Design lc4_core, start of the top module:
module lc4_core
   (input  wire        clk,
    input  wire        rst,
    output wire [15:0] o_cur_pc,
    input  wire [15:0] i_cur_insn,
    output wire [15:0] o_dmem_addr,
    input  wire [15:0] i_cur_dmem_data,
    output wire        o_dmem_we,
    output wire [15:0] o_dmem_towrite,
    output wire [1:0]  test_stall,
    output wire [15:0] test_cur_pc,
    output wire [15:0] test_cur_insn,
    output wire        test_regfile_we,
    output wire [2:0]  test_regfile_wsel,
    output wire [15:0] test_regfile_data,
    output wire        test_nzp_we,
    output wire [2:0]  test_nzp_new_bits,
    output wire        test_dmem_we,
    output wire [15:0] test_dmem_addr,
    output wire [15:0] test_dmem_data
    );
   wire [7:0] led_unused;
   lc4_processor proc (.clk(clk), .rst(rst), .gwe(1'b1),
                       .o_cur_pc(o_cur_pc), .i_cur_insn(i_cur_insn),
                       .o_dmem_addr(o_dmem_addr), .i_cur_dmem_data(i_cur_dmem_data),
                       .o_dmem_we(o_dmem_we), .o_dmem_towrite(o_dmem_towrite),
                       .test_stall(test_stall), .test_cur_pc(test_cur_pc),
                       .test_cur_insn(test_cur_insn), .test_regfile_we(test_regfile_we),
                       .test_regfile_wsel(test_regfile_wsel), .test_regfile_data(test_regfile_data),
                       .test_nzp_we(test_nzp_we), .test_nzp_new_bits(test_nzp_new_bits),
                       .test_dmem_we(test_dmem_we), .test_dmem_addr(test_dmem_addr),
                       .test_dmem_data(test_dmem_data),
                       .switch_data(8'd0), .led_data(led_unused));
endmodule
Size in the first run: about 6200 cells after synthesis, ~520 flip-flops, roughly 46000 µm² of cells after synthesis.
Settings: LEC_CHECK=0, CAP_MARGIN=20, CORE_MARGIN=2, CORE_UTILIZATION=57, CTS_CLUSTER_SIZE=98, GPL_ROUTABILITY_DRIVEN=1, GPL_TIMING_DRIVEN=1, PLACE_DENSITY=0.54, SETUP_SLACK_MARGIN=5.0, SLEW_MARGIN=20; clock period 56.4 ns.
run.sh (not shown) runs the stock make flow with config.mk's settings and CLKGATE_MAP_FILE=.
The baseline completed with no timing, DRC or antenna violations.
Change:
--- a/flow/config.mk
+++ b/flow/config.mk
@@ -7,5 +7,6 @@
 export LEC_CHECK = 0
+export ABC_AREA = 1
 export CAP_MARGIN = 20
 export CORE_MARGIN = 2
-export CORE_UTILIZATION = 57
+export CORE_UTILIZATION = 70
 export CTS_CLUSTER_SIZE = 98
@@ -13,3 +14,4 @@
 export GPL_TIMING_DRIVEN = 1
-export PLACE_DENSITY = 0.54
+export MAX_ROUTING_LAYER = met4
+export PLACE_DENSITY = 0.35
 export SETUP_SLACK_MARGIN = 5.0
==> flow/constraint.sdc (replaced) <==
create_clock -name core_clock -period 31.1 [get_ports {clk}]
set_input_delay 6.2200 -clock core_clock [delete_from_list [all_inputs] [get_ports {clk}]]
set_output_delay 6.2200 -clock core_clock [all_outputs]
set_load 0.01 [all_outputs]
Now the flow did not get past 5_1_grt with GRT-0116. Die size is lower by a quarter to a third. Area after synthesis falls by a little under a tenth. Synthesized cell count grows by a few percent.
Change:
--- a/flow/config.mk
+++ b/flow/config.mk
@@ -10,3 +10,3 @@
 export CORE_MARGIN = 2
-export CORE_UTILIZATION = 70
+export CORE_UTILIZATION = 57
 export CTS_CLUSTER_SIZE = 98
@@ -14,5 +14,5 @@
 export GPL_TIMING_DRIVEN = 1
-export MAX_ROUTING_LAYER = met4
-export PLACE_DENSITY = 0.35
-export SETUP_SLACK_MARGIN = 5.0
+export HOLD_SLACK_MARGIN = 0.28
+export PLACE_DENSITY = 0.47
+export SETUP_SLACK_MARGIN = -0.98
 export SLEW_MARGIN = 20
==> flow/constraint.sdc (replaced) <==
create_clock -name core_clock -period 21.7 [get_ports {clk}]
set_input_delay 4.3400 -clock core_clock [delete_from_list [all_inputs] [get_ports {clk}]]
set_output_delay 4.3400 -clock core_clock [all_outputs]
set_load 0.01 [all_outputs]
Outcome: This time the run ran to the end with violations: negative setup slack. Synthesized area is unchanged. Die size is higher by about a fifth. Synthesized cell count stays the same.


lc4_core again, from the RTL that the note above started with.
clock: 56.4 ns
lec_check: 0
abc_area: 1
cap_margin: 20
cell_pad_in_sites_global_placement: 1
core_margin: 2
core_utilization: 27
cts_cluster_diameter: 23
cts_cluster_size: 11
gpl_routability_driven: 0
gpl_timing_driven: 1
place_density_lb_addon: 0.06
slew_margin: 20
Next try:
Settings changed: CELL_PAD_IN_SITES_GLOBAL_PLACEMENT 1 to default, CORE_UTILIZATION 27 to 58, CTS_CLUSTER_DIAMETER 23 to 266, CTS_CLUSTER_SIZE 11 to default, GPL_ROUTABILITY_DRIVEN 0 to default, GPL_TIMING_DRIVEN 1 to default, PLACE_DENSITY_LB_ADDON 0.06 to default, SETUP_SLACK_MARGIN from default to 4.94.
Clock period 56.4 ns to 21.7 ns, I/O delays scaled along.
This time the run reached the layout checks and failed them: negative setup slack.
Non-clock buffer count increases by 1040.
Die area goes down by 53%.
Register-to-register slack gets worse by 26 ns.
Core utilization climbs by 47 points.
Cell area came out higher by about 13%.
Fmax grows by 27%.
Setup slack gets worse by 26 ns.
Hold slack gains 0.0052 ns.
Final cell count goes down by about 2.4%.
Routed wire length fell by 6.4%.
Next try:
Settings changed: ABC_AREA 1 to default, CORE_UTILIZATION 58 to 15, CTS_CLUSTER_DIAMETER 266 to default, SETUP_SLACK_MARGIN 4.94 to default.
Clock period 21.7 ns to 39.0 ns, I/O delays scaled along.
What happened:
- The changed run ran to the end with no violations
- hold slack loses 0.0074 ns
- routed wire length goes up by 13%
- area after synthesis rose by 8.0%
- final area shrinks by 4.4%
- flip-flop count stays the same
- non-clock buffer count went down by 906
- synthesized cell count came out lower by 2.2%
Next try:
Settings changed: CORE_UTILIZATION 15 to 58, SETUP_SLACK_MARGIN from default to 5.0.
Clock period 39.0 ns to 31.8 ns, I/O delays scaled along.
- With this change the flow produced a layout that fails on negative setup slack
- cell area went up by 14%
- hold slack gets worse by 0.0084 ns
- die area went down by about 70%
- non-clock buffer count went up by 1157
- utilization went up by 62 points
- wire length went up by about 10%
- area after synthesis stays the same
- via count went up by 22%
